`design/flow/run.sh`:
```
#!/bin/bash
# the make line also repeats each setting of config.mk as NAME=value (left out here)
make -C /OpenROAD-flow-scripts/flow DESIGN_CONFIG=/design/flow/config.mk WORK_HOME=/design/flow/orfs CLKGATE_MAP_FILE= finish
```
`design/flow/config.mk`:
```
export PLATFORM = sky130hd
export DESIGN_NAME = day07p1_top
export DESIGN_NICKNAME = day07p1_top
export VERILOG_FILES = /design/flow/design.v
export SDC_FILE = /design/flow/constraint.sdc
export NUM_CORES = 4
export LEC_CHECK = 0
export ABC_AREA = 1
export CAP_MARGIN = 20
export CORE_MARGIN = 2
export CORE_UTILIZATION = 68
export CTS_CLUSTER_DIAMETER = 253
export SLEW_MARGIN = 20
```
`design/flow/constraint.sdc`:
```
create_clock -name core_clock -period 4.78 [get_ports {clk_i}]
set_input_delay 0.9560 -clock core_clock [delete_from_list [all_inputs] [get_ports {clk_i}]]
set_output_delay 0.9560 -clock core_clock [all_outputs]
set_load 0.01 [all_outputs]
```
`design/flow/design.v`:
```
module day07p1_top ( 
    input logic clk_i,
    input logic rst_ni,
    input logic valid_i,
    input logic field_i,
    input logic eol_i,
    output logic [15:0] result_o,
    output logic ready_o
);
typedef enum logic [2:0] { 
    Start,
    InitialTachyon,
    ProcessTachyon,
    IdleSplitter,
    ProcessSplitter
} state_t;
state_t state_q, state_d;
logic eol_q, eol_d;
logic field_q, field_d;
logic [15:0] beam_splits_q, beam_splits_d;
logic [7:0] board_width_q, board_width_d;
logic [7:0] index_q, index_d;
logic [149:0] current_state_q, current_state_d;
logic [149:0] next_state_q, next_state_d;
always_comb begin
    state_d = state_q;
    eol_d = eol_q;
    field_d = field_q;
    beam_splits_d = beam_splits_q;
    board_width_d = board_width_q;
    index_d = index_q;
    current_state_d = current_state_q;
    next_state_d = next_state_q;
    case(state_q)
        Start: begin
            state_d = InitialTachyon;
        end
        InitialTachyon, IdleSplitter: begin
            if (valid_i == 1'b1) begin
                state_d = (state_q == InitialTachyon ? ProcessTachyon : ProcessSplitter);
                field_d = eol_i == 1'b0 ? field_i : 1'b0;
                eol_d = eol_i;
            end
        end
        ProcessTachyon: begin
            if(field_q == 1'b1) begin
                current_state_d = current_state_q + (150'b1 << board_width_q);
            end
            if(eol_q == 1'b1) begin
                state_d = IdleSplitter;
            end else begin
                state_d = InitialTachyon;
                board_width_d = board_width_q + 1;
            end
        end
        ProcessSplitter: begin
            if (eol_q == 1'b1) begin
                index_d = 8'b0;
                current_state_d = next_state_q;
                next_state_d = 150'b0;
            end else begin
                if((((current_state_q & (150'b1 << index_q) ) >> index_q ) & ({149'b0, field_q})) == 150'b1) begin
                    if(index_q == 8'b0) begin
                        next_state_d = next_state_q | 150'b10;
                    end else if(index_q == (board_width_q - 1)) begin
                        next_state_d = next_state_q | 150'b10;
                    end else begin
                        next_state_d = next_state_q | (150'b101 << (index_q - 1));
                    end
                    beam_splits_d = beam_splits_q + 1;
                end else if(((current_state_q & (150'b1 << index_q)) >> index_q) == 150'b1) begin
                    next_state_d = next_state_q | (150'b1 << index_q);
                end
                index_d = index_q + 8'b1;
            end
            state_d = IdleSplitter;
        end
        default: begin
            state_d = Start;
            field_d = 1'b0;
            eol_d = 1'b0;
            beam_splits_d = 16'b0;
            board_width_d = 8'b0;
            index_d = 8'b0;
            current_state_d = 150'b0;
            next_state_d = 150'b0;
        end
    endcase
end
always_ff @( posedge clk_i, negedge rst_ni ) begin
    if(rst_ni == 1'b0) begin
        state_q <= Start;
        field_q <= 1'b0;
        eol_q <= 1'b0;
        beam_splits_q <= 16'b0;
        board_width_q <= 8'b0;
        index_q <= 8'b0;
        current_state_q <= 150'b0;
        next_state_q <= 150'b0;
    end else begin
        state_q <= state_d;
        field_q <= field_d;
        eol_q <= eol_d;
        beam_splits_q <= beam_splits_d;
        board_width_q <= board_width_d;
        index_q <= index_d;
        current_state_q <= current_state_d;
        next_state_q <= next_state_d;
    end
end
assign result_o = beam_splits_q;
assign ready_o = (state_q == InitialTachyon || state_q == IdleSplitter);
endmodule
```
==> results of run 1 <==
-- per-stage QoR --
step           setup TNS (ps)  setup slack, ps  hold slack (ps)  utilization (%)
4_1_cts                     0            7.545            384.0            73.97
3_5_place_dp           -168.2           -96.70            484.8            71.78
3_3_place_gp                0            20.61            475.0            71.78
2_1_floorplan               0             1104            452.1                -
-- per-layer routing --
layer / track usage (%) / GRT overflow
met1: 81.40 / 4
met3: 66.84 / 18
met5: 47.74 / 2
met4: 67.10 / 120
met2: 90.26 / 167
==> results.txt, run 1 <==
Implementation progress

The run stopped with a tool error. Per the run summary, the flow got no further than 5_1_grt. The tool reported: "[ERROR GRT-0116] Global routing finished with congestion. Check the congestion regions in the DRC Viewer". Of the total synthesized cell area, the portion taken by full adders, half adders and majority gates is under 10%.

The clock drives 339 sinks. The gate count after technology mapping stands at between 7k and 8k. The count of unique library cells instantiated by Yosys stands at 58. The count of H-tree levels built during CTS stands at 2. The die boundary height stands at about 250 um. The row count stands at 91. Counting instances in the post-synthesis netlist gives the leading cell types as nand2_1, nor2_1, a21oi_1. Post-CTS repair ended up resizing 4 cells. The synthesis stats list as the most numerous cell nand2_1. Synthesis inferred 339 register bits. For this design, Yosys synthesis ends with a cell count of roughly 7.6k.

The count of pins on the block boundary stands at 22. In the post-synthesis netlist, the biggest area contributors are dfrtp_1, nand2_1, a21oi_1. Sorting the Yosys area breakdown by cell type puts at the top dfrtp_1. The cell count after placement stands at between 8k and 9k. The half-perimeter wire length after detailed placement stands at approximately 180000 um. The chip area stands at around 65000 sq um. The proportion of netlist area held by the largest area contributor stands at about a fifth. Hold repair after CTS inserted 0 buffers. Measured along the x axis, the die boundary spans 254.9 um.

The global placement routability congestion stands at roughly 1.5. The post-synthesis cell area stands at around 43000 sq um. The number of buffers added on ports stands at 21. The share of the core filled by cells before placement stands at approximately 69%.

The fraction of the mapped netlist area in compound gates stands at between 20% and 30%. Across every metal layer, demand over resource in global routing totals 77.91%. Averaged over all synthesized cells, the footprint is around 5.6 sq um. The number of buffers added by the clock tree synthesis step stands at around 40. Yosys reported that registers with async set or reset make up roughly 100%.

Yosys shows that the main logic family after synthesis is simple AND/OR/NAND/NOR gates. The XOR/XNOR share of the synthesized area stands at less than 1%. After clock tree synthesis, the setup repair step added 0 buffers. Recorded from the global router log, the overflow total was between 300 and 400. For this run, the leading register cell type out of synthesis is dfrtp_1. The cell area reported after detailed placement stands at about 44000 sq um. Yosys reports a chip area of ~43000 sq um.

Counting the warning lines in the Yosys log gives 1. According to the floorplan report, the placeable core area is 61940 sq um. The total nets after synthesis stands at a little under 8k. Looking at the clock tree report, the root buffer type is clkbuf_16. CTS reports a maximum clock tree buffer depth of 3. The area fraction in and, or, nand and nor cells after synthesis stands at a little over two fifths. In the synthesized netlist, mux cells make up 0.09351% of the area.

The proportion of synthesized chip area in sequential cells stands at about 20%. The synthesized design contains 0 enable-type register cells.
==> run 2: changes to the inputs <==
ABC_AREA = default   (was 1)
CORE_UTILIZATION = 51   (was 68)
CTS_CLUSTER_DIAMETER = default   (was 253)
clock period = 6.16 ns   (was 4.78 ns; I/O delays follow)
==> run 2 against run 1 <==
Area after synthesis is 24% lower. Synthesized cell count is 42% lower. Die area rose by 1.3%. The run now finishes clean.
==> results.txt, run 2 <==
The full implementation flow was run.

The worst register-to-register path begins at board_width_q[0]. The launch point of the critical path was reported as board_width_q[0]. The proportion of synthesized chip area in sequential cells was 26.08% (+6.3 points). The root buffer cell chosen for the clock tree is clkbuf_16.

The count of unique library cells instantiated by Yosys came to 113 (+95%). In this run the maximum-capacitance check reported violations numbering 0. The number of buffers inserted for hold repair after clock tree synthesis stands at 0 (unchanged). Data on the critical path is required at its endpoint by about 6700 ps. The combinational group power stands at 0.00441 W.

The maximum number of pins on one net before global-route repair stands at 134. The worst path buffer plus inverter count stands at 3. On met3, the global router reports a usage of just under 30%. The number of enable-type register cells in the synthesized netlist came to 0 (unchanged). Note that the worst hold path type here is reg2reg. Summed over all failing endpoints, the final setup total negative slack is 0 ps. The total nets after synthesis stands at 4612 (-41%).

The count of H-tree levels built during CTS came to 2 (unchanged). Per report_power, the sequential group accounts for around 34% of the total. The yosys stat chip area stands at 32530 sq um (-24%). The routing usage on met1 stands at roughly 65%.

Compared with the post-synthesis result, the final layout area differs by 9.374%. Data arrives at the worst endpoint at approximately 6500 ps. The path with the worst hold slack has its endpoint at next_state_q[16]. The warning total across the stage logs stands at 45. The run finished with no timing, DRC or antenna violations. The power per cell area stands at between 300 and 400 nW/um^2. The row count came to 92 (+1.1%).

STA classifies the critical path startpoint as a flop. The via count of the first global-routing pass stands at between 30k and 40k. Per the log, the first TritonRoute iteration ended with a DRC count of between 7k and 8k. The clock sink count is 339 (unchanged). The core area was 63080 sq um (+1.8%).

The remaining global-route overflow stands at 0. The share of the core filled by cells before placement stands at 51.56% (-18 points). The fraction of the mapped netlist area in compound gates stands at 31.12% (+11 points).

The count of endpoints failing hold in the final timing report stands at 0. The placement-stage worst setup slack stands at 112.5 ps (+209.2 ps). The per-cell via count in the routed design stands at roughly 7.6. The clock network consumes a total of between 0.002 and 0.003 W.

For reference, the top logic cell family by area is AND-OR/OR-AND gates. The net total in the final layout stands at between 4k and 5k. The share of the cycle needed by the critical path after routing stands at 96.59%.

The portion of netlist area occupied by mux cells stands at 0.6924% (+0.60 points). For the worst-skew pair, the clock arrives at the later sink with an insertion delay of between 600 and 700 ps. The final report gives the core utilization as 56.40%.

The synthesized-area fraction occupied by adder cells stands at 6.370% (+1.5 points). The post-synthesis cell area is 32530 sq um (-24%). The synthesis report names the predominant flop master as dfrtp_1.

The global routing report lists combined usage of all routing layers as between 50 and 60%. Timing would allow up to 0.1681 GHz. The number of buffers added for setup after CTS stands at 0 (unchanged). The final timing report lists a max-slew violation count of 0.

The half-perimeter wire length after detailed placement stands at 141100 um (-22%). The XOR/XNOR share of the synthesized area is 4.927% (+4.5 points). The routing usage on met2 stands at roughly three quarters. The combinational share of power stands at a little over 40%. The cell count along the critical path stands at 19. The die boundary height stands at 256.5 um (+0.64%). The area fraction in and, or, nand and nor cells after synthesis stands at 25.21% (-19 points). The worst-path maximum fanout stands at 7. For the worst reg-to-reg path, the endpoint reported by OpenROAD is current_state_q[141]. The biggest area contributor in the post-synthesis netlist is dfrtp_1.

In the power breakdown, the biggest contributor is combinational cells. The number of buffers added by the clock tree synthesis step stands at 44 (+7.3%). The proportion of netlist area held by the largest area contributor stands at 26.00% (+6.2 points). The synthesis stats list as the most numerous cell nor2_1. Headroom to the max-slew limit came out at 19.21%. The buffer levels on the longest clock path is 3 (unchanged). The number of buffers added on ports is 21 (unchanged). The share of synthesized registers carrying an async set or reset stands at 100.0% (unchanged). The gate count after technology mapping stands at 4442 (-42%).

For the worst min-delay path, the startpoint reported by OpenROAD is next_state_q[16]. After layout, the design draws a total of between 0.01 and 0.015 W. The via count stands at roughly 40k.

The maximum clock skew at final layout stands at 56.85 ps. Looking at the critical path, the single cell with the biggest stage delay is nor4_1. The flip-flop and latch count after synthesis came to 339 (unchanged).

The synthesized area per cell is 7.323 sq um (+30%). The slack of the worst reg-to-reg path stands at between 200 and 250 ps. The sequential-cell power consumption stands at 0.00371 W. Per the detail_route report, routed wire per instance is roughly 37 um. The x dimension of the die stands at 256.5 um (+0.64%). The critical path goes through inv_1 > ha_1 > buf_4 > nand2_1 > buf_4 > nor2_1 > ha_1 > nand4_1 > nor4_1 > or3b_1 > nand3_1 > a41o_1 > a31o_2 > a21boi_1 > o41a_1 > o31ai_1 > xor2_1 > a221oi_1 > nor2_1. The clock network fraction of total power stands at approximately a quarter.

The longest individual stage delay on the worst path stands at between 600 and 700 ps. The initial antenna violation count is 22. Following the worst setup path forward leads to its endpoint at current_state_q[141].

STA classifies the critical path endpoint as a flop. The total of endpoints with negative setup slack in the final report stands at 0. The cell count in the Yosys report is 4442 (-42%). The number of design rule violations left after detail routing stands at 0. Summed over all nets, the switching power comes to 0.005284 W.

The internal portion of the total power is about 0.0056 W. Per the post-CTS timing run, clock transition at the registers of the reported paths is 60 ps. The warning count from the yosys run was 1 (unchanged). The global placement routability congestion is 1.179 (-21%). Once routing completed, OpenROAD measured the worst setup slack at about 210 ps. The count of pins on the block boundary was 22 (unchanged). The critical path in this run is classified as reg2reg.

The shortest clock period the worst path allows after layout stands at roughly 5900 ps. For reference, the top cells by count after synthesis are nor2_1, a21oi_1, nand2_1. The timing report attributes the biggest portion of critical-path delay to AND-OR/OR-AND gates. TritonCTS built the clock tree. By area the synthesized netlist is led by dfrtp_1, nor2_1, a21oi_1.

Net switching is between 40% and 50% of the power. The number of routed nets with antenna violations stands at 0. The final wirelength stands at 191800 um. In this run the VDD rail shows a maximum IR drop of between 0.2 and 0.3 mV. The worst-margin pin slew stands at 1212 ps.

For this design the static power due to leakage is about 14 nW. met2 is the most crowded layer. The first global-routing pass estimated about 270000 um of wire. The worst register-to-register path depth is 19.

The number of detailed-routing iterations run before antenna repair stands at 11. The hold-critical path depth stands at 2. The chip area stands at 65820 sq um (+1.3%).
==> run 2: metrics by stage <==
step | hold slack, ps | cells | cell area, sq um
final | 503.1 | 5254 | 35580
after global routing | 524.0 | 5236 | 35530
after CTS | 502.9 | 5234 | 35460
after detailed placement | 487.2 | 5156 | 34000
after global placement | 486.9 | 5156 | 34000
after floorplan | 448.2 | 4442 | 32530
==> run 2: cell type report <==
class,instances,area [sq um]
multi-input combinational,3671,22370
antenna,20,50.05
inverter,81,304.0
fill,6126,27500
clock inverter,21,241.5
timing repair buffer,219,1827
clock buffer,57,1220
tap,846,1059
sequential,339,8509
==> run 2: metal layers <==
layer | wire length (um) | share of wire (%)
met1 | 65320 | 34
met2 | 73690 | 38
met3 | 31550 | 16
met4 | 20940 | 11
met5 | 295 | 0.15
==> run 2: what timing repair did <==
| item | CTS | global route |
|---|---|---|
| resized | 0 | 10 |
| hold endpoints to repair | 0 | 0 |
| setup endpoints to repair | 0 | 14 |
==> run 3: changes to the inputs <==
CORE_UTILIZATION = 66   (was 51)
SETUP_SLACK_MARGIN = 1.31   (was default)
clock period = 5.13 ns   (was 6.16 ns; I/O delays follow)
==> run 3 against run 2 <==
Die area decreased by 22%. Area after synthesis unchanged. Synthesized cell count unchanged. The flow now stops in 5_1_grt.
==> results.txt, run 3 <==
Implementation progress

The share of the core filled by cells before placement is 66.73% (+15 points). The area fraction in and, or, nand and nor cells after synthesis was 25.21% (unchanged). The half-perimeter wire length after detailed placement stands at 122400 um (-13%). The gate count after technology mapping is 4442 (unchanged). The cell count in the Yosys report stands at 4442 (unchanged). The die boundary height was 226 um (-12%). The proportion of synthesized chip area in sequential cells was 26.08% (unchanged). The number of enable-type register cells in the synthesized netlist is 0 (unchanged). The XOR/XNOR share of the synthesized area came to 4.927% (unchanged). The count of pins on the block boundary was 22 (unchanged). The yosys stat chip area stands at 32530 sq um (unchanged). The number of buffers added by the clock tree synthesis step stands at 42 (-4.5%). The core area was 48750 sq um (-23%). The placement-stage worst setup slack was -379.7 ps (-492.2 ps). The first error in the log reads "[ERROR GRT-0116] Global routing finished with congestion. Check the congestion regions in the DRC Viewer". The post-synthesis cell area is 32530 sq um (unchanged). The row count is 81 (-12%). The run stopped with a tool error. Yosys shows that the main logic family after synthesis is AND-OR/OR-AND gates. The chip area stands at 51080 sq um (-22%).

The total overflow left after global routing is about 76. The global placement routability congestion stands at 1.434 (+22%). The buffer levels on the longest clock path is 3 (unchanged). Yosys attributes the largest share of cell area to dfrtp_1, nor2_1, a21oi_1. The count of H-tree levels built during CTS stands at 2 (unchanged).

The synthesized area per cell stands at 7.323 sq um (unchanged). Of all cell types, the one taking the most synthesized area is dfrtp_1. The fraction of the mapped netlist area in compound gates is 31.12% (unchanged).

The warning count from the yosys run stands at 1 (unchanged). The flip-flop and latch count after synthesis stands at 339 (unchanged). Per the run summary, the flow got no further than 5_1_grt. The synthesized-area fraction occupied by adder cells is 6.370% (unchanged). The count of unique library cells instantiated by Yosys stands at 113 (unchanged). The tree is rooted in a clkbuf_16. The proportion of netlist area held by the largest area contributor was 26.00% (unchanged). The clock sink count was 339 (unchanged). The number of buffers inserted for hold repair after clock tree synthesis was 0 (unchanged). The total routing resource utilization after global routing stands at 74.20%. The share of synthesized registers carrying an async set or reset stands at 100.0% (unchanged). Ranked by instance count, the synthesized netlist is headed by nor2_1, a21oi_1, nand2_1. The portion of netlist area occupied by mux cells came to 0.6924% (unchanged). The total nets after synthesis was 4612 (unchanged). In the synthesized netlist the dominant register cell turns out to be dfrtp_1. The x dimension of the die stands at 226 um (-12%). The number of buffers added on ports is 21 (unchanged).

Sorting the synthesis cell report by count puts at the top nor2_1.
[run 3: per-stage QoR]
stage	std cells	setup TNS (ps)	cell area [sq um]
floorplan	4442	0	34050
global placement	5040	-2471	35410
detailed placement	5041	-4621	35430
CTS	5263	0	39200
[run 3: repair_timing]
item | in CTS
endpoints found under the setup margin | 291
hold endpoints to repair | 0
pin swaps | 116
gates resized | 261
cloned | 5
setup buffers | 142
[run 3: per-layer routing]
| layer | global-route usage [%] | overflow |
|---|---|---|
| met5 | 28.93 | 0 |
| met3 | 60.07 | 5 |
| met4 | 66.31 | 37 |
| met1 | 77.95 | 1 |
| met2 | 88.74 | 33 |
==> run 4: changes to the inputs <==
ABC_AREA = 1   (was default)
CAP_MARGIN = 25   (was 20)
CELL_PAD_IN_SITES_DETAIL_PLACEMENT = 0   (was default)
CELL_PAD_IN_SITES_GLOBAL_PLACEMENT = 1   (was default)
CORE_ASPECT_RATIO = 1.02   (was default)
CORE_MARGIN = 7   (was 2)
CORE_UTILIZATION = 70   (was 66)
CTS_CLUSTER_DIAMETER = 99   (was default)
CTS_CLUSTER_SIZE = 49   (was default)
GPL_ROUTABILITY_DRIVEN = 0   (was default)
GPL_TIMING_DRIVEN = 1   (was default)
MAX_ROUTING_LAYER = met4   (was default)
PLACE_DENSITY_LB_ADDON = 0.27   (was default)
SETUP_SLACK_MARGIN = -0.25   (was 1.31)
SLEW_MARGIN = 35   (was 20)
clock period = 7.68 ns   (was 5.13 ns; I/O delays follow)
==> run 4 against run 3 <==
The flow stops in 3_1_place_gp_skip_io. Synthesized cell count is 71% higher. Die area is 34% higher. Area after synthesis is 32% higher.
==> results.txt, run 4 <==
Implementation progress

The warning count from the yosys run stands at 1 (unchanged). The share of the core filled by cells before placement is 70.82% (+4.1 points). The die boundary height came to 263.8 um (+17%). The row count stands at 91 (+12%). The gate count after technology mapping was 7606 (+71%). The chip area was 68290 sq um (+34%).

The share of synthesized registers carrying an async set or reset stands at 100.0% (unchanged). The first error in the log reads "[ERROR FLW-0024] Place density exceeds 1.0 (current PLACE_DENSITY_LB_ADDON =  0.27). Please check if the value of  PLACE_DENSITY_LB_ADDON is between 0 and 0.99". Per the run summary, the flow got no further than 3_1_place_gp_skip_io.

The area fraction in and, or, nand and nor cells after synthesis was 43.78% (+19 points). The total nets after synthesis stands at 7776 (+69%). The portion of netlist area occupied by mux cells was 0.09351% (-0.60 points). The proportion of netlist area held by the largest area contributor was 19.75% (-6.2 points). In the synthesized netlist, the cells that appear most often are nand2_1, nor2_1, a21oi_1.

By area the synthesized netlist is led by dfrtp_1, nand2_1, a21oi_1. The cell count in the Yosys report came to 7606 (+71%). The count of unique library cells instantiated by Yosys was 58 (-49%). The synthesized area per cell came to 5.629 sq um (-23%). The proportion of synthesized chip area in sequential cells is 19.82% (-6.3 points).

The largest total area in the synthesized netlist belongs to dfrtp_1. The XOR/XNOR share of the synthesized area stands at 0.4646% (-4.5 points). The flow did not finish. The x dimension of the die stands at 258.9 um (+15%). Of the combinational cells, the family taking the most area is simple AND/OR/NAND/NOR gates.

The post-synthesis cell area came to 42820 sq um (+32%). The fraction of the mapped netlist area in compound gates was 20.61% (-11 points). The number of enable-type register cells in the synthesized netlist is 0 (unchanged). The core area stands at 60460 sq um (+24%). The yosys stat chip area came to 42820 sq um (+32%). The synthesis report names the predominant flop master as dfrtp_1. Looking at the gate-level netlist, the highest instance count belongs to nand2_1. The synthesized-area fraction occupied by adder cells is 4.839% (-1.5 points). The flip-flop and latch count after synthesis stands at 339 (unchanged).
==> run 5: changes to the inputs <==
ABC_AREA = default   (was 1)
CAP_MARGIN = 20   (was 25)
CELL_PAD_IN_SITES_DETAIL_PLACEMENT = default   (was 0)
CELL_PAD_IN_SITES_GLOBAL_PLACEMENT = default   (was 1)
CORE_ASPECT_RATIO = default   (was 1.02)
CORE_MARGIN = 2   (was 7)
CORE_UTILIZATION = 58   (was 70)
CTS_CLUSTER_DIAMETER = default   (was 99)
CTS_CLUSTER_SIZE = default   (was 49)
GPL_ROUTABILITY_DRIVEN = default   (was 0)
GPL_TIMING_DRIVEN = default   (was 1)
MAX_ROUTING_LAYER = default   (was met4)
PLACE_DENSITY_LB_ADDON = default   (was 0.27)
SETUP_SLACK_MARGIN = default   (was -0.25)
SLEW_MARGIN = 20   (was 35)
clock period = 5.63 ns   (was 7.68 ns; I/O delays follow)
==> run 5 against run 4 <==
Now fails the layout checks on setup timing. Die area down 15%. Area after synthesis down 24%. Synthesized cell count down 42%.
==> results.txt, run 5 <==
The full implementation flow was run.

At the later pin of the worst-skew pair, clock insertion delay measures between 600 and 700 ps. The synthesized-area fraction occupied by adder cells was 6.370% (+1.5 points). The worst register-to-register path begins at index_q[0]. The count of unique library cells instantiated by Yosys came to 113 (+95%). The row count stands at 86 (-5.5%). The final report lists the setup-violating endpoint count as 17.

After global routing the overflow that remains totals 0. The via count of the first global-routing pass was around 37k. The number of cells on the worst reg-to-reg path is 16. The initial antenna violation count stands at 22. Looking at the setup timing report, the critical path kind is reg2reg. Per the run report, area growth between synthesis and finish was 10.74%. The synthesized area per cell stands at 7.323 sq um (+30%).

Dividing the detail-routed via count by the number of cells gives approximately 8. The area fraction in and, or, nand and nor cells after synthesis stands at 25.21% (-19 points). The tree is rooted in a clkbuf_16. The switching power summed over all nets stands at approximately 0.0057 W.

The sequential share of power stands at between 30% and 40%. The share of synthesized registers carrying an async set or reset stands at 100.0% (unchanged). The core area stands at 55310 sq um (-8.5%).

For this block, the initial DRC count from the detailed router was approximately 8.5k. The gate count after technology mapping was 4442 (-42%). Net switching is roughly 48% of the power.

Before CTS, the worst setup slack after placement is -97.84 ps. STA classifies the critical path startpoint as a flop. The warning count from the yosys run is 1 (unchanged). Sequential cells consume a total of ~0.0041 W. The number of buffers and inverters on the critical path is 3. The clock sink count stands at around 340.

Among all flip-flop cells after synthesis, the most frequent one is dfrtp_1. The slack of the worst reg-to-reg path stands at -200 ps. After detailed routing, the total wire length is roughly 180000 um. The proportion of netlist area held by the largest area contributor stands at 26.00% (+6.2 points).

Among the stages of the critical path, the cell type that occurs most often is nand2_1. The shortest clock period the worst path allows after layout stands at about 6000 ps. The largest individual stage delay along the critical path comes from the cell nor4bb_4. After layout, the worst setup slack is -201.1 ps.

Buffers placed on the I/O ports in this run total 21. The chip area stands at 57990 sq um (-15%). The number of design rule violations left after detail routing stands at 0. The detail route stage leaves a number of antenna-violating nets equal to 0.

The global-route wire length before repair stands at between 200000 and 300000 um. The buffer levels on the longest clock path stands at 3. The global placement routability congestion stands at ~1.3. The yosys stat chip area was 32530 sq um (-24%). The report shows a maximum critical-path fanout of 13.

The timing report attributes the biggest portion of critical-path delay to simple AND/OR/NAND/NOR gates. The post-synthesis cell area stands at 32530 sq um (-24%). The net total in the final layout stands at around 4.6k. The flow ran to the end, but the layout failed its checks.

Note that the worst hold path type here is in2async. The cell type that accounts for the most area after synthesis is dfrtp_1. The number of buffers added by the clock tree synthesis step stands at roughly 42. The proportion of synthesized chip area in sequential cells is 26.08% (+6.3 points). Setup repair after global routing could not meet its margin everywhere.

Grouping non-sequential cells by family puts the most area in AND-OR/OR-AND gates. For this design the static power due to leakage is 14.57 nW. For the clock group, total power comes out at 0.00298 W. The warning total across the stage logs stands at roughly 50. The cell count along the critical path stands at 16. Sorting the synthesized cells by how often they occur yields nor2_1, a21oi_1, nand2_1. The summed area of non-filler cells in the final layout stands at between 30000 and 40000 sq um. The fraction of the mapped netlist area in compound gates stands at 31.12% (+11 points). Global routing consumed, over all layers together, around 62% of the routing resources. At the pin with the least slew margin, the transition time is 1240 ps.

The number of detailed-routing iterations run before antenna repair stands at 17. The final critical path takes up 103.6% of the cycle. The total nets after synthesis stands at 4612 (-41%). Looking at the reg2reg group, the worst path ends at next_state_q[18].

For this design the ratio of total power to cell area is approximately 330 nW/um^2. The final timing report lists a max-slew violation count of 0. TritonCTS built the clock tree. The worst-case max-slew headroom was logged as about 17%. The XOR/XNOR share of the synthesized area stands at 4.927% (+4.5 points). The critical path goes through clkinv_1 > ha_1 > nor4bb_4 > buf_4 > a221oi_1 > a211oi_1 > a2111oi_2 > a2111oi_0 > a41oi_1 > nand2_1 > nand2_1 > inv_1 > nand2_1 > nor2_1 > a32oi_1 > o21ai_0. 22 I/O pins were placed. The count of H-tree levels built during CTS stands at 2. The share of the core filled by cells before placement stands at 58.81% (-12 points). The combinational share of power stands at between 40% and 50%.

The final layout report lists a filler cell count of between 4k and 5k. In the final routed layout, each cell accounts on average for between 30 and 40 um. The x dimension of the die was 240.8 um (-7.0%). The number of enable-type register cells in the synthesized netlist was 0 (unchanged). The critical path data required time stands at between 6000 and 7000 ps. The die boundary height stands at 240.8 um (-8.7%). Per report_power, the clock group accounts for about a quarter of the total.

Summing over every cut layer, the via total after detailed routing is 40.82k. The maximum number of pins on one net before global-route repair stands at about 130. The flip-flop and latch count after synthesis came to 339 (unchanged). The main area contributors are dfrtp_1, nor2_1, a21oi_1.

The power report lists cell-internal power as 0.006177 W. The longest individual stage delay on the worst path stands at between 1000 and 1500 ps. The most critical setup path has its startpoint at index_q[0].

The cell area reported after detailed placement stands at between 30000 and 40000 sq um. The portion of netlist area occupied by mux cells stands at 0.6924% (+0.60 points). The cell count in the Yosys report is 4442 (-42%). The count of endpoints failing hold in the final timing report stands at 0.

The data arrival time reported for the critical path is between 6000 and 7000 ps. The max-capacitance violation count stands at 0. The maximum clock skew at final layout stands at ~44 ps. The half-perimeter wire length after detailed placement stands at about 130000 um. The combinational group power stands at just under 0.005 W. In the CTS report, the clock slew at the register clock pins of the worst setup and hold paths is listed as around 60 ps. According to the timing report, the critical path is captured at next_state_q[18]. Ranked by power, first place goes to combinational cells. The worst VDD IR drop from the latest analysis is roughly 0.28 mV. By instance count, the leading cell after synthesis is nor2_1.

The worst setup path is captured at a flop. Per the timing report, the achievable frequency comes out to 0.1715 GHz. The checks that failed: setup timing.
## run 5: per-stage QoR
stage / total power, W / hold WS [ps] / instances / TNS, ps / util, %
3_5_place_dp: 0.008410 / 495.0 / 5118 / -97.84 / 62.07
2_1_floorplan: 0.006437 / 448.2 / 4442 / 0 / -
6_report: 0.01186 / 402.1 / 5224 / -1787 / 65.13
3_3_place_gp: 0.008357 / 486.0 / 5118 / -50.48 / 62.07
4_1_cts: 0.01133 / 440.0 / 5192 / 0 / 64.67
5_1_grt: 0.01208 / 436.2 / 5203 / -555.5 / 65.03
## run 5: layer usage
layer	global-route usage, %	up-vias	wire [um]
li1	-	16470	-
met5	10.61	-	903
met1	68.93	18900	59970
met3	38.85	1424	32370
met4	54.38	32	22190
met2	80.70	3999	67270
## run 5: repair_timing
| item | CTS | global route |
|---|---|---|
| resized | 2 | 30 |
| pin swaps | 0 | 6 |
| endpoints found under the setup margin | 4 | 72 |
| hold buffers | 0 | 0 |
| setup buffers | 0 | 4 |
## run 5: final cells by class
class	instances	area (sq um)	share of cell area, %
multi-input cells	3671	22470	62.37
flip-flops and latches	339	8508	23.62
repair buffers	284	2312	6.419
clock buffers	56	1154	3.203
well taps	748	935.9	2.598
inverters	81	304.0	0.8441
clock inverters	18	271.5	0.7538
diodes	27	67.56	0.1876
==> run 6: changes to the inputs <==
CORE_UTILIZATION = 65   (was 58)
CTS_CLUSTER_DIAMETER = 395   (was default)
CTS_CLUSTER_SIZE = 100   (was default)
clock period = 3.1 ns   (was 5.63 ns; I/O delays follow)
==> run 6 against run 5 <==
The run now fails in 4_1_cts. Die area decreased by 11%. Area after synthesis stayed put. Synthesized cell count did not move.
==> results.txt, run 6 <==
Implementation progress

The yosys stat chip area is 32530 sq um (unchanged). For reference, the top cells by area after synthesis are dfrtp_1, nor2_1, a21oi_1. nor2_1 is the most common cell in the netlist. The count of pins on the block boundary stands at 22 (unchanged). The proportion of synthesized chip area in sequential cells stands at 26.08% (unchanged). The chip area stands at 51850 sq um (-11%).

The area fraction in and, or, nand and nor cells after synthesis stands at 25.21% (unchanged). The warning count from the yosys run stands at 1 (unchanged). The XOR/XNOR share of the synthesized area stands at 4.927% (unchanged). The core area stands at 49150 sq um (-11%). The share of synthesized registers carrying an async set or reset stands at 100.0% (unchanged). The row count came to 81 (-5.8%). By count the netlist is led by nor2_1, a21oi_1, nand2_1. The global placement routability congestion stands at 1.424 (+13%).

The stage where the run came to a stop is 4_1_cts. The cell count in the Yosys report was 4442 (unchanged). The portion of netlist area occupied by mux cells stands at 0.6924% (unchanged).

Per the synth stats, the flop cell with the highest instance count is dfrtp_1. The number of enable-type register cells in the synthesized netlist came to 0 (unchanged). The flow did not finish. The proportion of netlist area held by the largest area contributor came to 26.00% (unchanged). The flip-flop and latch count after synthesis came to 339 (unchanged). The number of buffers added on ports came to 21 (unchanged). The total nets after synthesis was 4612 (unchanged). The count of unique library cells instantiated by Yosys is 113 (unchanged). dfrtp_1 takes more of the synthesized area than any other cell.

The tool reported: "[ERROR DPL-0033] detailed placement checks failed during check placement". The gate count after technology mapping was 4442 (unchanged). The cell area reported after detailed placement stands at 45730 sq um (+33%). The synthesized area per cell stands at 7.323 sq um (unchanged). The half-perimeter wire length after detailed placement was 158000 um (+18%). The share of the core filled by cells before placement came to 66.18% (+7.4 points). Yosys shows that the main logic family after synthesis is AND-OR/OR-AND gates.

The synthesized-area fraction occupied by adder cells stands at 6.370% (unchanged). The fraction of the mapped netlist area in compound gates is 31.12% (unchanged). The post-synthesis cell area stands at 32530 sq um (unchanged). The die boundary height is 227.7 um (-5.4%).

The x dimension of the die stands at 227.7 um (-5.4%).
-- run 6: metrics by stage --
step / util [%] / instances / setup TNS, ps / hold WS (ps) / setup WS (ps)
floorplan: - / 4442 / -258230 / 324.4 / -1331
global placement: 93.04 / 6328 / -405900 / 490.3 / -1750
detailed placement: 93.04 / 6328 / -454870 / 478.7 / -1988
==> run 7: changes to the inputs <==
CORE_UTILIZATION = 61   (was 65)
CTS_CLUSTER_DIAMETER = default   (was 395)
CTS_CLUSTER_SIZE = default   (was 100)
SETUP_SLACK_MARGIN = 1.17   (was default)
clock period = 4.43 ns   (was 3.1 ns; I/O delays follow)
==> run 7 against run 6 <==
The flow stops in 5_1_grt. Die area is 6.4% higher. Synthesized cell count is the same. Area after synthesis unchanged.
==> results.txt, run 7 <==
Implementation progress

The tree is rooted in a clkbuf_16. The post-synthesis cell area stands at 32530 sq um (unchanged). Looking at area per cell type in the netlist, the leader is dfrtp_1. The main area contributors are dfrtp_1, nor2_1, a21oi_1. The count of unique library cells instantiated by Yosys was 113 (unchanged). The fraction of the mapped netlist area in compound gates stands at 31.12% (unchanged). The die boundary height is 234.9 um (+3.2%). The flow did not finish. The synthesized area per cell stands at 7.323 sq um (unchanged). The count of pins on the block boundary was 22 (unchanged).

The share of synthesized registers carrying an async set or reset came to 100.0% (unchanged). The cell count in the Yosys report stands at 4442 (unchanged). The area fraction in and, or, nand and nor cells after synthesis is 25.21% (unchanged). The x dimension of the die stands at 234.9 um (+3.2%).

The total routing resource utilization after global routing stands at a little over two thirds. The flip-flop and latch count after synthesis stands at 339 (unchanged). The yosys stat chip area is 32530 sq um (unchanged). The tool reported: "[ERROR GRT-0116] Global routing finished with congestion. Check the congestion regions in the DRC Viewer". The cell count after placement stands at 5646 (-11%). The XOR/XNOR share of the synthesized area was 4.927% (unchanged). The row count is 84 (+3.7%). The synthesized-area fraction occupied by adder cells came to 6.370% (unchanged). In the synthesized netlist the dominant register cell turns out to be dfrtp_1. The total nets after synthesis came to 4612 (unchanged). The gate count after technology mapping stands at 4442 (unchanged). The core area stands at 52660 sq um (+7.1%). Summed over all layers, the global routing overflow is 13.

The global placement routability congestion stands at 1.352 (-5.1%). The proportion of netlist area held by the largest area contributor stands at 26.00% (unchanged). The number of enable-type register cells in the synthesized netlist was 0 (unchanged). CTS saw roughly 340 sinks. The buffer levels on the longest clock path stands at 3. The number of buffers added by the clock tree synthesis step stands at approximately 42. Per the CTS log, the maximum H-tree level is 2. The number of buffers inserted for hold repair after clock tree synthesis stands at 0.

The number of buffers added on ports stands at 21 (unchanged). The flow stopped in 5_1_grt. The share of the core filled by cells before placement was 61.77% (-4.4 points). For this run the top cell type by instance count after synthesis was nor2_1. The commonest cells after synthesis are nor2_1, a21oi_1, nand2_1. The chip area stands at 55190 sq um (+6.4%).

Among the non-sequential cells, AND-OR/OR-AND gates take the most area. The warning count from the yosys run was 1 (unchanged). The proportion of synthesized chip area in sequential cells stands at 26.08% (unchanged). The half-perimeter wire length after detailed placement was 129300 um (-18%). The portion of netlist area occupied by mux cells stands at 0.6924% (unchanged).
run 7: metrics by stage:
step	setup TNS, ps	setup WS, ps	util (%)	instance area (sq um)	hold slack, ps
3_3_place_gp	-26200	-553.1	76.14	40090	490.2
4_1_cts	-1583	-221.1	84.65	44580	380.1
2_1_floorplan	-0.5573	-0.5573	-	34080	448.2
3_5_place_dp	-38680	-629.4	76.14	40090	496.8
run 7: timing repair:
action | CTS
resized | 405
setup endpoints to repair | 300
hold endpoints to repair | 0
setup buffers | 115
cloned | 15
pin swaps | 193
run 7: per-layer routing:
layer  global-route usage [%]  overflow
met5                    23.98         1
met4                    65.17         4
met3                    51.30         1
met2                    86.84         7
met1                    73.03         0
==> run 8: changes to the inputs <==
ABC_AREA = 1   (was default)
CAP_MARGIN = 25   (was 20)
CELL_PAD_IN_SITES_DETAIL_PLACEMENT = 0   (was default)
CELL_PAD_IN_SITES_GLOBAL_PLACEMENT = 1   (was default)
CORE_ASPECT_RATIO = 0.53   (was default)
CORE_MARGIN = 8   (was 2)
CORE_UTILIZATION = 70   (was 61)
CTS_CLUSTER_DIAMETER = 279   (was default)
CTS_CLUSTER_SIZE = 49   (was default)
GPL_ROUTABILITY_DRIVEN = 0   (was default)
GPL_TIMING_DRIVEN = 1   (was default)
MAX_ROUTING_LAYER = met4   (was default)
PLACE_DENSITY_LB_ADDON = 0.14   (was default)
SETUP_SLACK_MARGIN = -0.25   (was 1.17)
SLEW_MARGIN = 25   (was 20)
clock period = 7.68 ns   (was 4.43 ns; I/O delays follow)
==> run 8 against run 7 <==
The flow stops in 3_1_place_gp_skip_io. Area after synthesis grew 32%. Die area grew 26%. Synthesized cell count rose by 71%.
==> results.txt, run 8 <==
Implementation progress

The run stopped with a tool error. The flow halted during 3_1_place_gp_skip_io. The first error in the log reads "[ERROR FLW-0024] Place density exceeds 1.0 (current PLACE_DENSITY_LB_ADDON =  0.14). Please check if the value of  PLACE_DENSITY_LB_ADDON is between 0 and 0.99". The proportion of netlist area held by the largest area contributor came to 19.75% (-6.2 points). The gate count after technology mapping stands at 7606 (+71%). The total nets after synthesis stands at 7776 (+69%). Yosys attributes the largest share of cell area to dfrtp_1, nand2_1, a21oi_1. The area fraction in and, or, nand and nor cells after synthesis was 43.78% (+19 points). The x dimension of the die came to 355.7 um (+51%). The portion of netlist area occupied by mux cells stands at 0.09351% (-0.60 points).

The yosys stat chip area stands at 42820 sq um (+32%). The fraction of the mapped netlist area in compound gates is 20.61% (-11 points). The post-synthesis cell area was 42820 sq um (+32%).

After synthesis, the largest family of logic cells by area is simple AND/OR/NAND/NOR gates. Per the synthesis report, the dominant area consumer among library cells is dfrtp_1. The flip-flop and latch count after synthesis came to 339 (unchanged). The warning count from the yosys run stands at 1 (unchanged). Among all cell types in the netlist, the one instantiated most often is nand2_1. The number of enable-type register cells in the synthesized netlist came to 0 (unchanged). The synthesized area per cell came to 5.629 sq um (-23%). The row count is 66 (-21%). The die boundary height stands at 196.1 um (-17%). The XOR/XNOR share of the synthesized area came to 0.4646% (-4.5 points). By count the netlist is led by nand2_1, nor2_1, a21oi_1. The count of unique library cells instantiated by Yosys stands at 58 (-49%). The proportion of synthesized chip area in sequential cells stands at 19.82% (-6.3 points). The core area was 60860 sq um (+16%). The chip area stands at 69740 sq um (+26%).

Post-synth the commonest register cell is dfrtp_1. The share of the core filled by cells before placement stands at 70.35% (+8.6 points). The synthesized-area fraction occupied by adder cells is 4.839% (-1.5 points).

The share of synthesized registers carrying an async set or reset was 100.0% (unchanged). The cell count in the Yosys report stands at 7606 (+71%).
==> run 9: changes to the inputs <==
ABC_AREA = default   (was 1)
CAP_MARGIN = 5   (was 25)
CELL_PAD_IN_SITES_DETAIL_PLACEMENT = default   (was 0)
CELL_PAD_IN_SITES_GLOBAL_PLACEMENT = default   (was 1)
CORE_ASPECT_RATIO = default   (was 0.53)
CORE_MARGIN = 2   (was 8)
CORE_UTILIZATION = 72   (was 70)
CTS_CLUSTER_DIAMETER = default   (was 279)
CTS_CLUSTER_SIZE = 32   (was 49)
GPL_ROUTABILITY_DRIVEN = default   (was 0)
GPL_TIMING_DRIVEN = default   (was 1)
MAX_ROUTING_LAYER = default   (was met4)
PLACE_DENSITY = 0.67   (was default)
PLACE_DENSITY_LB_ADDON = default   (was 0.14)
SETUP_SLACK_MARGIN = -0.24   (was -0.25)
SLEW_MARGIN = 20   (was 25)
clock period = 4.76 ns   (was 7.68 ns; I/O delays follow)
==> run 9 against run 8 <==
The run fails in 5_1_grt. Die area decreased by 33%. Synthesized cell count decreased by 42%. Area after synthesis decreased by 24%.
==> results.txt, run 9 <==
Implementation progress

The run stopped with a tool error. The flow stopped in 5_1_grt. The tool reported: "[ERROR GRT-0116] Global routing finished with congestion. Check the congestion regions in the DRC Viewer". The remaining global-route overflow stands at roughly 260. The area fraction in and, or, nand and nor cells after synthesis stands at 25.21% (-19 points).

The placement-stage worst setup slack stands at -643.0 ps. The global placement routability congestion stands at 1.456. By area the synthesized netlist is led by dfrtp_1, nor2_1, a21oi_1. By count the netlist is led by nor2_1, a21oi_1, nand2_1. The commonest register cell is dfrtp_1. Sorting the synthesis cell report by count puts at the top nor2_1. The portion of netlist area occupied by mux cells is 0.6924% (+0.60 points). The warning count from the yosys run stands at 1 (unchanged). The count of pins on the block boundary stands at 22. The global routing report lists combined usage of all routing layers as 82.14%. The placed instances occupy a cell area of 37540 sq um. The total nets after synthesis stands at 4612 (-41%). Sorting the Yosys area breakdown by cell type puts at the top dfrtp_1. By area, the combinational part of the netlist is dominated by AND-OR/OR-AND gates.

The number of enable-type register cells in the synthesized netlist stands at 0 (unchanged). The share of the core filled by cells before placement stands at 73.24% (+2.9 points). The x dimension of the die stands at 216.6 um (-39%). The row count was 77 (+17%). The number of buffers inserted for hold repair after clock tree synthesis stands at 0. The fraction of the mapped netlist area in compound gates stands at 31.12% (+11 points). The half-perimeter wire length after detailed placement stands at 126900 um. The clock H-tree reported by CTS has 2 levels. The placement report lists the number of port buffers as 21. The cell sitting at the root of the clock tree is a clkbuf_16. The proportion of synthesized chip area in sequential cells is 26.08% (+6.3 points). The synthesized area per cell was 7.323 sq um (+30%).

The chip area was 46890 sq um (-33%). The proportion of netlist area held by the largest area contributor was 26.00% (+6.2 points). Per the TritonCTS log, the buffer count is 39.

The XOR/XNOR share of the synthesized area stands at 4.927% (+4.5 points). The share of synthesized registers carrying an async set or reset was 100.0% (unchanged). The yosys stat chip area came to 32530 sq um (-24%). The core area came to 44410 sq um (-27%). The post-synthesis cell area is 32530 sq um (-24%). The clock tree has to reach between 300 and 400 sinks. The gate count after technology mapping came to 4442 (-42%).

The die boundary height stands at 216.6 um (+10%). The flip-flop and latch count after synthesis stands at 339 (unchanged). The synthesized-area fraction occupied by adder cells was 6.370% (+1.5 points). The buffer levels on the longest clock path stands at 3. The count of unique library cells instantiated by Yosys stands at 113 (+95%). The cell count in the Yosys report was 4442 (-42%).
==> run 9: per-layer routing <==
layer  GRT overflow  global-route usage, %
met5              5                  50.73
met4            101                  75.41
met3             24                  71.03
met2            112                  94.76
met1             19                  84.01
==> run 9: repair_timing <==
action	in CTS
setup buffers	5
endpoints found under the setup margin	51
pin swaps	14
gates resized	37
==> run 9: metrics by stage <==
stage	instances	hold WS [ps]	TNS (ps)
CTS	5475	367.1	-5440
global placement	5402	469.2	-10970
floorplan	4442	448.2	-9614
detailed placement	5402	469.9	-20260
==> run 10: changes to the inputs <==
CAP_MARGIN = 20   (was 5)
CORE_UTILIZATION = 40   (was 72)
CTS_CLUSTER_DIAMETER = 52   (was default)
CTS_CLUSTER_SIZE = 87   (was 32)
MIN_ROUTING_LAYER = met2   (was default)
PLACE_DENSITY = default   (was 0.67)
SETUP_SLACK_MARGIN = default   (was -0.24)
TNS_END_PERCENT = 40   (was default)
clock period = 6.0 ns   (was 4.76 ns; I/O delays follow)
==> run 10 against run 9 <==
Area after synthesis unchanged. The flow again stops in 5_1_grt. Synthesized cell count unchanged. Die area up 78%.
==> results.txt, run 10 <==
Implementation progress

The main area contributors are dfrtp_1, nor2_1, a21oi_1. The clock sink count stands at 339 (unchanged). Yosys instantiated no cell more often than nor2_1. The yosys stat chip area stands at 32530 sq um (unchanged). The remaining global-route overflow stands at roughly 570. The share of synthesized registers carrying an async set or reset stands at 100.0% (unchanged).

The number of buffers added on ports stands at 21 (unchanged). The die boundary height is 289.2 um (+34%). The area fraction in and, or, nand and nor cells after synthesis came to 25.21% (unchanged). After synthesis, the largest family of logic cells by area is AND-OR/OR-AND gates. The share of the core filled by cells before placement stands at 40.38% (-33 points).

The count of pins on the block boundary stands at 22 (unchanged). The fraction of the mapped netlist area in compound gates stands at 31.12% (unchanged). The number of buffers added by the clock tree synthesis step stands at 69 (+77%).

The chip area came to 83620 sq um (+78%). The half-perimeter wire length after detailed placement stands at 162700 um (+28%). The XOR/XNOR share of the synthesized area stands at 4.927% (unchanged). The synthesized area per cell was 7.323 sq um (unchanged). The core area stands at 80550 sq um (+81%). The portion of netlist area occupied by mux cells stands at 0.6924% (unchanged). The gate count after technology mapping stands at 4442 (unchanged). The count of H-tree levels built during CTS was 3 (+1).

The flip-flop and latch count after synthesis is 339 (unchanged). The most used flip-flop cell after synthesis is dfrtp_1. CTS placed an instance of clkbuf_16 at the clock tree root. The placement-stage worst setup slack stands at -12.72 ps (+630.3 ps). The synthesized-area fraction occupied by adder cells stands at 6.370% (unchanged). The buffer levels on the longest clock path is 3 (unchanged). The post-synthesis cell area is 32530 sq um (unchanged).

The number of enable-type register cells in the synthesized netlist was 0 (unchanged). The proportion of synthesized chip area in sequential cells stands at 26.08% (unchanged). The run stopped with a tool error.

The cell count in the Yosys report stands at 4442 (unchanged). The warning count from the yosys run was 1 (unchanged). The number of buffers added for setup after CTS stands at 0 (-5). By count the netlist is led by nor2_1, a21oi_1, nand2_1. The global placement routability congestion stands at 1.341 (-7.9%). The stage where the run came to a stop is 5_1_grt. The proportion of netlist area held by the largest area contributor was 26.00% (unchanged). Summed over all instances, the cell type with the most area after synthesis is dfrtp_1. The tool reported: "[ERROR GRT-0116] Global routing finished with congestion. Check the congestion regions in the DRC Viewer". The total nets after synthesis stands at 4612 (unchanged). The row count came to 104 (+35%). The total routing resource utilization after global routing stands at between 80% and 90%.

The x dimension of the die stands at 289.2 um (+34%). The count of unique library cells instantiated by Yosys came to 113 (unchanged).
==> run 10: stage by stage <==
stage	hold WS, ps	instance area [sq um]	instances	total power [W]
after CTS	496.4	38700	5744	0.01234
after detailed placement	483.8	36270	5617	0.008161
after global placement	475.5	36260	5617	0.008164
after floorplan	448.2	32530	4442	0.006040
==> run 10: layer usage <==
layer | track usage [%] | overflow
met1 | - | -
met2 | 88.01 | 82
met3 | 93.54 | 354
met4 | 71.93 | 65
met5 | 77.95 | 72
==> run 10: timing repair <==
action,4_1_cts
gates cloned,0
endpoints found under the setup margin,2
pin swaps,0
hold buffers,0
gates resized,2
==> run 11: changes to the inputs <==
ABC_AREA = 1   (was default)
CORE_UTILIZATION = 72   (was 40)
CTS_CLUSTER_DIAMETER = 253   (was 52)
CTS_CLUSTER_SIZE = 48   (was 87)
MIN_ROUTING_LAYER = default   (was met2)
TNS_END_PERCENT = default   (was 40)
clock period = 3.87 ns   (was 6.0 ns; I/O delays follow)
==> run 11 against run 10 <==
The run again fails in 5_1_grt. Area after synthesis up 32%. Synthesized cell count up 71%. Die area down 27%.
==> results.txt, run 11 <==
Implementation progress

The global placement routability congestion stands at 1.514 (+13%). The proportion of synthesized chip area in sequential cells stands at 19.82% (-6.3 points). The commonest cells after synthesis are nand2_1, nor2_1, a21oi_1. The row count is 89 (-14%). The share of synthesized registers carrying an async set or reset stands at 100.0% (unchanged).

According to the logs, the last stage reached was 5_1_grt. The first error in the log reads "[ERROR GRT-0116] Global routing finished with congestion. Check the congestion regions in the DRC Viewer". In the post-synthesis netlist, the biggest area contributors are dfrtp_1, nand2_1, a21oi_1.

Per the synthesis report, the dominant area consumer among library cells is dfrtp_1. The synthesized-area fraction occupied by adder cells stands at 4.839% (-1.5 points). The number of buffers added by the clock tree synthesis step came to 11 (-84%). The warning count from the yosys run is 1 (unchanged).

The cell area reported after detailed placement was 52410 sq um (+45%). The share of the core filled by cells before placement stands at 72.68% (+32 points). The number of buffers inserted for hold repair after clock tree synthesis stands at 0 (unchanged). The flip-flop and latch count after synthesis stands at 339 (unchanged). The buffer levels on the longest clock path stands at 3 (unchanged). The count of unique library cells instantiated by Yosys stands at 58 (-49%).

The total routing resource utilization after global routing stands at 106.0%. Clock tree synthesis selected as its root buffer the cell clkbuf_16. The half-perimeter wire length after detailed placement stands at 197500 um (+21%). The portion of netlist area occupied by mux cells stands at 0.09351% (-0.60 points). The proportion of netlist area held by the largest area contributor was 19.75% (-6.2 points). The synthesized area per cell stands at 5.629 sq um (-23%).

The gate count after technology mapping is 7606 (+71%). The total nets after synthesis stands at 7776 (+69%). The run stopped with a tool error. The most frequently used library cell after synthesis is nand2_1. The count of pins on the block boundary stands at 22 (unchanged). Per the GRT congestion report, total overflow comes to 5514. Looking at the cell usage after synthesis, the top flip-flop cell is dfrtp_1. The clock sink count stands at 339 (unchanged). The fraction of the mapped netlist area in compound gates came to 20.61% (-11 points).

The number of enable-type register cells in the synthesized netlist stands at 0 (unchanged). The chip area was 61430 sq um (-27%). The cell count in the Yosys report stands at 7606 (+71%). The count of H-tree levels built during CTS came to 1 (-2). Grouping non-sequential cells by family puts the most area in simple AND/OR/NAND/NOR gates.

The yosys stat chip area came to 42820 sq um (+32%). The number of buffers added on ports stands at 21 (unchanged). The x dimension of the die is 247.9 um (-14%). The die boundary height stands at 247.9 um (-14%). The core area stands at 58910 sq um (-27%). The post-synthesis cell area is 42820 sq um (+32%). The XOR/XNOR share of the synthesized area stands at 0.4646% (-4.5 points).

The area fraction in and, or, nand and nor cells after synthesis stands at 43.78% (+19 points).
## run 11: repair_timing
| item | 4_1_cts |
|---|---|
| pin swaps | 137 |
| buffers inserted | 99 |
| endpoints found under the setup margin | 284 |
| cloned | 8 |
| resized | 723 |
## run 11: routing by layer
layer	GRT usage (%)	GRT overflow
met1	95.89	305
met2	128.1	3614
met3	89.49	257
met4	117.4	1293
met5	79.57	45
## run 11: through the flow
stage	instances	power, W	TNS [ps]	setup WS, ps
after floorplan	7606	0.01282	0	193.7
after global placement	9266	0.01980	-58010	-602.3
after detailed placement	9266	0.02030	-83940	-676.8
after CTS	9383	0.02295	-933.8	-80.19
==> run 12: changes to the inputs <==
ABC_AREA = default   (was 1)
CORE_UTILIZATION = 66   (was 72)
CTS_CLUSTER_DIAMETER = default   (was 253)
CTS_CLUSTER_SIZE = default   (was 48)
clock period = 3.46 ns   (was 3.87 ns; I/O delays follow)
==> run 12 against run 11 <==
The flow stops in 4_1_cts. Die area fell by 17%. Area after synthesis fell by 24%. Synthesized cell count fell by 42%.
==> results.txt, run 12 <==
Implementation progress

The number of enable-type register cells in the synthesized netlist is 0 (unchanged). The share of synthesized registers carrying an async set or reset came to 100.0% (unchanged). The synthesized-area fraction occupied by adder cells stands at 6.370% (+1.5 points).

The share of the core filled by cells before placement stands at 66.73% (-6.0 points). The proportion of synthesized chip area in sequential cells came to 26.08% (+6.3 points). The synthesis stats list as the most numerous cell nor2_1. The portion of netlist area occupied by mux cells stands at 0.6924% (+0.60 points). The warning count from the yosys run stands at 1 (unchanged). The placement-stage worst setup slack came to -1671 ps (-994.6 ps). The row count stands at 81 (-9.0%). The total nets after synthesis came to 4612 (-41%). The proportion of netlist area held by the largest area contributor is 26.00% (+6.2 points). The flip-flop and latch count after synthesis stands at 339 (unchanged). The number of buffers added on ports came to 21 (unchanged).

The XOR/XNOR share of the synthesized area was 4.927% (+4.5 points). The cell count in the Yosys report is 4442 (-42%). The main area contributors are dfrtp_1, nor2_1, a21oi_1.

The gate count after technology mapping stands at 4442 (-42%). The global placement routability congestion was 1.439 (-4.9%). The half-perimeter wire length after detailed placement was 147600 um (-25%). The core area came to 48750 sq um (-17%).

The flow did not finish. The cell type that accounts for the most area after synthesis is dfrtp_1. The chip area came to 51080 sq um (-17%).

The die boundary height came to 226 um (-8.8%). Progress stopped at 4_1_cts. The post-synthesis cell area came to 32530 sq um (-24%). The first error in the log reads "[ERROR DPL-0038] Utilization greater than 100%, impossible to legalize". Yosys reports that the most numerous cell types are nor2_1, a21oi_1, nand2_1.

The fraction of the mapped netlist area in compound gates stands at 31.12% (+11 points). The synthesized area per cell stands at 7.323 sq um (+30%). The count of pins on the block boundary came to 22 (unchanged). The area fraction in and, or, nand and nor cells after synthesis stands at 25.21% (-19 points).

Post-synth the commonest register cell is dfrtp_1. In the synthesized netlist, the dominant kind of combinational cell is AND-OR/OR-AND gates. The x dimension of the die is 226 um (-8.8%). The yosys stat chip area came to 32530 sq um (-24%). The count of unique library cells instantiated by Yosys is 113 (+95%).
run 12: stage by stage:
step | area, sq um | power, W | instances | util [%]
detailed placement | 44330 | 0.01684 | 6191 | 90.93
global placement | 44330 | 0.01636 | 6191 | 90.93
floorplan | 34090 | 0.01084 | 4442 | -
==> run 13: changes to the inputs <==
CAP_MARGIN = 25   (was 20)
CELL_PAD_IN_SITES_DETAIL_PLACEMENT = 0   (was default)
CELL_PAD_IN_SITES_GLOBAL_PLACEMENT = 3   (was default)
CORE_ASPECT_RATIO = 0.72   (was default)
CORE_MARGIN = 7   (was 2)
CORE_UTILIZATION = 19   (was 66)
CTS_CLUSTER_SIZE = 49   (was default)
GPL_TIMING_DRIVEN = 1   (was default)
MAX_ROUTING_LAYER = met5   (was default)
PLACE_DENSITY_LB_ADDON = 0.05   (was default)
SETUP_SLACK_MARGIN = -0.25   (was default)
SLEW_MARGIN = 35   (was 20)
clock period = 7.68 ns   (was 3.46 ns; I/O delays follow)
==> run 13 against run 12 <==
The run now finishes clean. Area after synthesis did not move. Synthesized cell count did not move. Die area rose to 3.6 times the previous value.
==> results.txt, run 13 <==
The full implementation flow was run.

Overall routing resource usage recorded by global route was between 20 and 30%. The share of synthesized registers carrying an async set or reset came to 100.0% (unchanged). The proportion of synthesized chip area in sequential cells came to 26.08% (unchanged). After synthesis, the largest family of logic cells by area is AND-OR/OR-AND gates. The half-perimeter wire length after detailed placement came to 207100 um (+40%). The maximum number of pins on one net before global-route repair stands at about 110. The area taken by flip-flops and latches stands at 8511 sq um. In this design, the largest share of critical-path delay is due to AND-OR/OR-AND gates.

The largest total area in the synthesized netlist belongs to dfrtp_1. The script extracted a total leakage power of ~14 nW. The worst-margin pin slew stands at approximately 1000 ps. In this run the clock root is driven by a clkbuf_16. The clock network fraction of total power stands at 27.3%. The critical path in this run is classified as reg2reg. The layout has 19.07k filler cells. The via count of the first global-routing pass came to 36.36k.

The first global-routing pass estimated ~350000 um of wire. The worst path buffer plus inverter count stands at 1. The synthesized-area fraction occupied by adder cells stands at 6.370% (unchanged). The OpenROAD report gives the critical path a required time of a little over 8000 ps. The global placement routability congestion stands at 0.9740 (-32%). Looking at the group totals, the largest power group turns out to be combinational cells. The initial antenna violation count stands at 38. The critical path ends at current_state_q[115].

The routed length per placed instance stands at approximately 40 um. The number of enable-type register cells in the synthesized netlist stands at 0 (unchanged). The final report lists the setup-violating endpoint count as 0.

The switching power summed over all nets stands at about 0.0047 W. STA reports a reg2reg setup slack of 570 ps. The internal portion of the total power is 0.004681 W. The clock passes through at most 3 buffers. The net switching fraction of the power stands at between 50% and 60%. The upper clock frequency limit stands at around 0.14 GHz.

The min-delay analysis places its worst path in the category reg2reg. The capture point of the worst register-to-register path is recorded as current_state_q[115]. Per the detail_route report, vias per standard cell equal roughly 5.7.

The fraction of the mapped netlist area in compound gates came to 31.12% (unchanged). The post-synthesis cell area stands at 32530 sq um (unchanged). The worst hold path passes through 2 cells.

The tool flagged a number of max-cap violations equal to 0. TritonCTS built the clock tree. The slowest stage of the critical path belongs to the cell o21ai_1. The count of pins on the block boundary stands at 22 (unchanged). Yosys reports that the most numerous cell types are nor2_1, a21oi_1, nand2_1.

The synthesis report lists the most area-consuming cells as dfrtp_1, nor2_1, a21oi_1. The area growth from synthesis to layout stands at 15.99%. The number of slew-limit violations in the final report stands at 0.

The sequential share of power stands at between 30 and 40%. Power attributed to combinational cells is approximately 0.0038 W. Clock latency on the worst-skew pair, taken at its later pin, is slightly below 700 ps. The portion of netlist area occupied by mux cells came to 0.6924% (unchanged). The endpoint of the worst hold path is reported as next_state_q[136]. The final total negative setup slack stands at 0 ps.

TritonRoute reported its final design rule violation total as 0. The final timing report lists a hold violation count of 0. The warning count from the yosys run stands at 1 (unchanged). The power in the clock group stands at 0.00257 W. The net total in the final layout stands at approximately 4.5k. The proportion of netlist area held by the largest area contributor stands at 26.00% (unchanged). The largest single stage delay on the critical path is approximately 720 ps.

The core area stands at 169600 sq um (+250%). The number of buffers added by the clock tree synthesis step stands at approximately 50. The chip area came to 183100 sq um (+260%). nor2_1 is the most common cell in the netlist. According to the timing report, the arrival time at the worst endpoint equals 7650 ps. Looking at the power breakdown, combinational cells take 40.1% of the total. The maximum resistive drop on vdd stands at approximately 0.14 mV.

Setup repair after global routing left no endpoint under its margin. The row count was 128 (+58%). The final wirelength stands at ~270000 um. STA classifies the critical path startpoint as a flop. The cell count along the critical path stands at 21.

Looking at the clock tree report, the H-tree level count equals 2. Per report_power, the Sequential row totals 0.00307 W. Post-synth the commonest register cell is dfrtp_1.

The maximum clock skew at final layout stands at approximately 45 ps. The flip-flop and latch count after synthesis was 339 (unchanged). Leaving out buffers and inverters, the combinational logic in the layout accounts for between 20000 and 25000 sq um.

The total nets after synthesis stands at 4612 (unchanged). Total power normalized to cell area comes to ~250 nW/um^2. The die boundary height came to 365.1 um (+62%).

The synthesized area per cell is 7.323 sq um (unchanged). The count of unique library cells instantiated by Yosys was 113 (unchanged). The flow ran to the end and the layout has no timing, DRC or antenna violations. The number of detailed-routing iterations run before antenna repair stands at 6.

The post-route worst hold slack stands at between 500 and 600 ps. The shortest clock period the worst path allows after layout stands at around 7100 ps. The yosys stat chip area is 32530 sq um (unchanged).

The gate count after technology mapping is 4442 (unchanged). The share of the core filled by cells before placement stands at 19.18% (-48 points). The clock sink count stands at 339. Per the timing report, the biggest fanout along the worst path comes to 8. The number of buffers inserted for hold repair after clock tree synthesis stands at 0. In this run the worst setup path begins at board_width_q[0]. Counting cells, the worst reg-to-reg path comes to 21. The x dimension of the die came to 501.6 um (+120%). Per STA, the library cell used most along the worst path is nor2_1. The clock transition at the registers of the reported paths stands at about 60 ps. The via count stands at between 30k and 40k. The XOR/XNOR share of the synthesized area is 4.927% (unchanged). The tightest slew margin relative to the limit stands at a little under a third. Per the hold report, the tightest min-delay path originates at next_state_q[136]. The share of the cycle needed by the critical path after routing stands at 92.61%. Gates resized during post-CTS repair numbered 0. The area fraction in and, or, nand and nor cells after synthesis was 25.21% (unchanged).

The number of buffers added on ports stands at 21 (unchanged). The warning total across the stage logs stands at 39. After global routing the overflow that remains totals 0. The worst setup path is captured at a flop. The number of buffers added for setup after CTS stands at 0. The violation count after the first detailed-route iteration stands at around 5k.

The launch point of the worst register-to-register path is recorded as board_width_q[0]. The cell count in the Yosys report stands at 4442 (unchanged). The critical path goes through inv_1 > ha_1 > nand2_1 > or2_2 > nand2b_1 > nor2_1 > ha_1 > a21oi_1 > o21ai_0 > o311ai_1 > nor2_1 > nor3_2 > o2bb2ai_1 > o21ai_1 > nand2b_1 > a221o_1 > a31oi_1 > o21bai_1 > xnor2_1 > a221oi_1 > nor2_1.

The number of routed nets with antenna violations stands at 0.
[run 13: through the flow]
step | setup WS (ps) | power, W | utilization [%] | std cells | area [sq um]
after floorplan | 2547 | 0.004719 | - | 4442 | 32530
after global placement | 353.9 | 0.006831 | 21.16 | 6589 | 35890
after detailed placement | 702.3 | 0.006768 | 21.23 | 6592 | 36000
after CTS | 652.7 | 0.009413 | 22.22 | 6685 | 37690
after global routing | 171.7 | 0.009786 | 22.23 | 6685 | 37700
final | 567.5 | 0.009431 | 22.24 | 6697 | 37730
[run 13: routing by layer]
metal  share of wire [%]  track usage [%]
met5               0.031                0
met4                 3.3            8.067
met3                 8.0            6.421
met2                  38            37.83
met1                  51            43.55
[run 13: cell type report]
type,instances,area share (%)
Clock buffer,74,4.016
Multi-Input combinational cell,3671,59.63
Antenna cell,12,0.07959
Clock inverter,19,0.4776
Inverter,81,0.8059
Sequential cell,339,22.56
Tap cell,2275,7.545
Timing Repair Buffer,226,4.892
Power figures rest on the tool's default switching activity, not on a simulated workload.
